==> inputs of ember <==
==> flow/design.v <==
`timescale 1 ns / 1 ps
module ame_sobel_filter #(
    parameter LINE_DATA_BITS = 7,
    parameter COMP_DATA_BITS = 8
) (
    input logic clk_i,
    input logic rst_n_i,
    input  logic comp_init_i,
    output logic comp_done_o,
    input logic [5:0] [LINE_DATA_BITS-1:0] line_data_i,
    output logic [3:0] [3:0] [COMP_DATA_BITS-1:0] comp_data_o
);
typedef enum logic [2:0] {
    IDLE   = 3'b000,
    COMP_1 = 3'b001,
    COMP_2 = 3'b010,
    COMP_3 = 3'b011,
    COMP_4 = 3'b100,
    COMP_5 = 3'b101,
    COMP_6 = 3'b110
} state_t;
state_t ctl_sta;
logic [5:0] [1:0] [COMP_DATA_BITS-1:0] line_data;
logic [3:0] [3:0] [COMP_DATA_BITS-1:0] comp_data;
typedef enum logic {
    DATA_1 = 1'b0,
    DATA_2 = 1'b1
} comp_data_t;
generate
    for (genvar i = 0; i < 6; i++) begin: comp_block
        assign line_data[i][DATA_1] = line_data_i[i];
        assign line_data[i][DATA_2] = line_data_i[i] << 1;
    end
endgenerate
logic comp_done;
assign comp_done_o = comp_done;
assign comp_data_o = comp_data;
always_ff @(posedge clk_i or negedge rst_n_i)
begin
    if (!rst_n_i) begin
        ctl_sta <= IDLE;
        comp_done <= 'b0;
        comp_data <= 'b0;
    end else begin
        case (ctl_sta)
            IDLE:
                ctl_sta <= comp_init_i ? COMP_1 : ctl_sta;
            COMP_1:
                ctl_sta <= COMP_2;
            COMP_2:
                ctl_sta <= COMP_3;
            COMP_3:
                ctl_sta <= COMP_4;
            COMP_4:
                ctl_sta <= COMP_5;
            COMP_5:
                ctl_sta <= COMP_6;
            COMP_6:
                ctl_sta <= comp_init_i ? COMP_1 : IDLE;
            default:
                ctl_sta <= IDLE;
        endcase
        comp_done <= (ctl_sta == COMP_6);
        case (ctl_sta)
            IDLE:
                comp_data <= 'b0;
            COMP_1: begin
                comp_data[0][0] <= - line_data[0][DATA_1] - line_data[1][DATA_2] - line_data[2][DATA_1];
                comp_data[1][0] <= - line_data[1][DATA_1] - line_data[2][DATA_2] - line_data[3][DATA_1];
                comp_data[2][0] <= - line_data[2][DATA_1] - line_data[3][DATA_2] - line_data[4][DATA_1];
                comp_data[3][0] <= - line_data[3][DATA_1] - line_data[4][DATA_2] - line_data[5][DATA_1];
            end
            COMP_2: begin
                comp_data[0][1] <= - line_data[0][DATA_1] - line_data[1][DATA_2] - line_data[2][DATA_1];
                comp_data[1][1] <= - line_data[1][DATA_1] - line_data[2][DATA_2] - line_data[3][DATA_1];
                comp_data[2][1] <= - line_data[2][DATA_1] - line_data[3][DATA_2] - line_data[4][DATA_1];
                comp_data[3][1] <= - line_data[3][DATA_1] - line_data[4][DATA_2] - line_data[5][DATA_1];
            end
            COMP_3: begin
                comp_data[0][0] <= comp_data[0][0] + line_data[0][DATA_1] + line_data[1][DATA_2] + line_data[2][DATA_1];
                comp_data[1][0] <= comp_data[1][0] + line_data[1][DATA_1] + line_data[2][DATA_2] + line_data[3][DATA_1];
                comp_data[2][0] <= comp_data[2][0] + line_data[2][DATA_1] + line_data[3][DATA_2] + line_data[4][DATA_1];
                comp_data[3][0] <= comp_data[3][0] + line_data[3][DATA_1] + line_data[4][DATA_2] + line_data[5][DATA_1];
                comp_data[0][2] <= - line_data[0][DATA_1] - line_data[1][DATA_2] - line_data[2][DATA_1];
                comp_data[1][2] <= - line_data[1][DATA_1] - line_data[2][DATA_2] - line_data[3][DATA_1];
                comp_data[2][2] <= - line_data[2][DATA_1] - line_data[3][DATA_2] - line_data[4][DATA_1];
                comp_data[3][2] <= - line_data[3][DATA_1] - line_data[4][DATA_2] - line_data[5][DATA_1];
            end
            COMP_4: begin
                comp_data[0][1] <= comp_data[0][1] + line_data[0][DATA_1] + line_data[1][DATA_2] + line_data[2][DATA_1];
                comp_data[1][1] <= comp_data[1][1] + line_data[1][DATA_1] + line_data[2][DATA_2] + line_data[3][DATA_1];
                comp_data[2][1] <= comp_data[2][1] + line_data[2][DATA_1] + line_data[3][DATA_2] + line_data[4][DATA_1];
                comp_data[3][1] <= comp_data[3][1] + line_data[3][DATA_1] + line_data[4][DATA_2] + line_data[5][DATA_1];
                comp_data[0][3] <= - line_data[0][DATA_1] - line_data[1][DATA_2] - line_data[2][DATA_1];
                comp_data[1][3] <= - line_data[1][DATA_1] - line_data[2][DATA_2] - line_data[3][DATA_1];
                comp_data[2][3] <= - line_data[2][DATA_1] - line_data[3][DATA_2] - line_data[4][DATA_1];
                comp_data[3][3] <= - line_data[3][DATA_1] - line_data[4][DATA_2] - line_data[5][DATA_1];
            end
            COMP_5: begin
                comp_data[0][2] <= comp_data[0][2] + line_data[0][DATA_1] + line_data[1][DATA_2] + line_data[2][DATA_1];
                comp_data[1][2] <= comp_data[1][2] + line_data[1][DATA_1] + line_data[2][DATA_2] + line_data[3][DATA_1];
                comp_data[2][2] <= comp_data[2][2] + line_data[2][DATA_1] + line_data[3][DATA_2] + line_data[4][DATA_1];
                comp_data[3][2] <= comp_data[3][2] + line_data[3][DATA_1] + line_data[4][DATA_2] + line_data[5][DATA_1];
            end
            COMP_6: begin
                comp_data[0][3] <= comp_data[0][3] + line_data[0][DATA_1] + line_data[1][DATA_2] + line_data[2][DATA_1];
                comp_data[1][3] <= comp_data[1][3] + line_data[1][DATA_1] + line_data[2][DATA_2] + line_data[3][DATA_1];
                comp_data[2][3] <= comp_data[2][3] + line_data[2][DATA_1] + line_data[3][DATA_2] + line_data[4][DATA_1];
                comp_data[3][3] <= comp_data[3][3] + line_data[3][DATA_1] + line_data[4][DATA_2] + line_data[5][DATA_1];
            end
            default:
                comp_data <= 'b0;
        endcase
    end
end
endmodule
==> flow/run.sh <==
#!/bin/bash
# the make line also repeats each setting of config.mk as NAME=value (left out here)
make -C /OpenROAD-flow-scripts/flow DESIGN_CONFIG=/design/flow/config.mk WORK_HOME=/design/flow/orfs CLKGATE_MAP_FILE= finish
==> flow/config.mk <==
export PLATFORM = sky130hd
export DESIGN_NAME = ame_sobel_filter
export DESIGN_NICKNAME = ame_sobel_filter
export VERILOG_FILES = /design/flow/design.v
export SDC_FILE = /design/flow/constraint.sdc
export NUM_CORES = 4
export LEC_CHECK = 0
export ABC_AREA = 1
export CAP_MARGIN = 20
export CELL_PAD_IN_SITES_DETAIL_PLACEMENT = 0
export CELL_PAD_IN_SITES_GLOBAL_PLACEMENT = 3
export CORE_ASPECT_RATIO = 1.55
export CORE_MARGIN = 3
export CORE_UTILIZATION = 56
export CTS_CLUSTER_DIAMETER = 192
export CTS_CLUSTER_SIZE = 89
export HOLD_SLACK_MARGIN = -0.05
export MAX_ROUTING_LAYER = met5
export SLEW_MARGIN = 10
export TNS_END_PERCENT = 65
==> flow/constraint.sdc <==
create_clock -name core_clock -period 3.92 [get_ports {clk_i}]
set_input_delay 0.7840 -clock core_clock [delete_from_list [all_inputs] [get_ports {clk_i}]]
set_output_delay 0.7840 -clock core_clock [all_outputs]
set_load 0.01 [all_outputs]
==> amber (differences from ember) <==
==> flow/config.mk (replaced) <==
export PLATFORM = sky130hd
export DESIGN_NAME = ame_sobel_filter
export DESIGN_NICKNAME = ame_sobel_filter
export VERILOG_FILES = /design/flow/design.v
export SDC_FILE = /design/flow/constraint.sdc
export NUM_CORES = 4
export LEC_CHECK = 0
export CAP_MARGIN = 20
export CORE_MARGIN = 2
export CORE_UTILIZATION = 72
export PLACE_DENSITY = 0.92
export SLEW_MARGIN = 20
==> flow/constraint.sdc (replaced) <==
create_clock -name core_clock -period 3.11 [get_ports {clk_i}]
set_input_delay 0.6220 -clock core_clock [delete_from_list [all_inputs] [get_ports {clk_i}]]
set_output_delay 0.6220 -clock core_clock [all_outputs]
set_load 0.01 [all_outputs]
==> indigo (differences from ember) <==
==> flow/config.mk (replaced) <==
export PLATFORM = sky130hd
export DESIGN_NAME = ame_sobel_filter
export DESIGN_NICKNAME = ame_sobel_filter
export VERILOG_FILES = /design/flow/design.v
export SDC_FILE = /design/flow/constraint.sdc
export NUM_CORES = 4
export LEC_CHECK = 0
export CAP_MARGIN = 5
export CORE_MARGIN = 2
export CORE_UTILIZATION = 72
export SLEW_MARGIN = 40
==> flow/constraint.sdc (replaced) <==
create_clock -name core_clock -period 1.91 [get_ports {clk_i}]
set_input_delay 0.3820 -clock core_clock [delete_from_list [all_inputs] [get_ports {clk_i}]]
set_output_delay 0.3820 -clock core_clock [all_outputs]
set_load 0.01 [all_outputs]
==> results <==
metric	indigo	amber	ember
Outcome	aborted with a tool error	aborted with a tool error	aborted with a tool error
Last stage reached	detailed placement	clock tree synthesis	global placement without I/O
Syn_nets	1,811	1,811	2,474
Core ar.	19,400 um2	19,400 um2	27,200 um2
Library cell with the highest instance count after synthesis	sky130_fd_sc_hd__inv_1	sky130_fd_sc_hd__inv_1	sky130_fd_sc_hd__nand2_1
Max-area cell share	23.8%	23.8%	21.7%
Post-Syn Instances	1,472	1,472	2,135
Port Buf Inserts	173	173	-
Netlist Area Pre-Place	14,200 um2	14,200 um2	15,600 um2
Total die size	20,900 um2	20,900 um2	29,900 um2
Mean instance size in the synthesized netlist	9.66 um2	9.66 um2	7.30 um2
Area share of and/or/nand/nor cells after synthesis	6.27%	6.27%	27.1%
Yosys Chip Area	14,200 um2	14,200 um2	15,600 um2
Post-synthesis share of cell area spent on and-or and or-and gates	20.9%	20.9%	7.90%
Share of synthesized area occupied by flip-flops and latches	24.0%	24.0%	21.8%


==> job 7679 <==
// ame_sobel_filter: RTL as listed in full above, without the edits since
make LEC_CHECK=0 CAP_MARGIN=20 CELL_PAD_IN_SITES_DETAIL_PLACEMENT=2 CORE_ASPECT_RATIO=1.88 CORE_MARGIN=2 CORE_UTILIZATION=61 CTS_CLUSTER_DIAMETER=356 GPL_ROUTABILITY_DRIVEN=0 GPL_TIMING_DRIVEN=0 MAX_ROUTING_LAYER=met4 SETUP_SLACK_MARGIN=1.64 SLEW_MARGIN=20 finish   # period 7.68 ns
run.sh (not shown) runs the stock make flow with config.mk's settings and CLKGATE_MAP_FILE=.
==> job 8911 (differences from job 7679) <==
CELL_PAD_IN_SITES_DETAIL_PLACEMENT = unset   (was 2)
CORE_UTILIZATION = 37   (was 61)
MAX_ROUTING_LAYER = unset   (was met4)
==> job 7840 (differences from job 7679) <==
CELL_PAD_IN_SITES_DETAIL_PLACEMENT = unset   (was 2)
CORE_ASPECT_RATIO = unset   (was 1.88)
CORE_UTILIZATION = 72   (was 61)
CTS_CLUSTER_DIAMETER = unset   (was 356)
GPL_ROUTABILITY_DRIVEN = unset   (was 0)
GPL_TIMING_DRIVEN = unset   (was 0)
MAX_ROUTING_LAYER = unset   (was met4)
PLACE_DENSITY = 0.95   (was unset)
SETUP_SLACK_MARGIN = unset   (was 1.64)
==> flow/constraint.sdc (replaced) <==
create_clock -name core_clock -period 3.11 [get_ports {clk_i}]
set_input_delay 0.6220 -clock core_clock [delete_from_list [all_inputs] [get_ports {clk_i}]]
set_output_delay 0.6220 -clock core_clock [all_outputs]
set_load 0.01 [all_outputs]
==> notes <==
- Synthesized cell count is the same in job 7840 and job 8911.
- The lowest die size belongs to job 7840, the highest to job 8911.
- Job 7840 died in clock tree synthesis (4_1_cts) (DPL-0038). Job 7679 ended with an error in detailed placement (3_5_place_dp) on DPL-0033. Job 8911 completed without violations.
- In synthesized area, job 7840 and job 7679 do not differ.
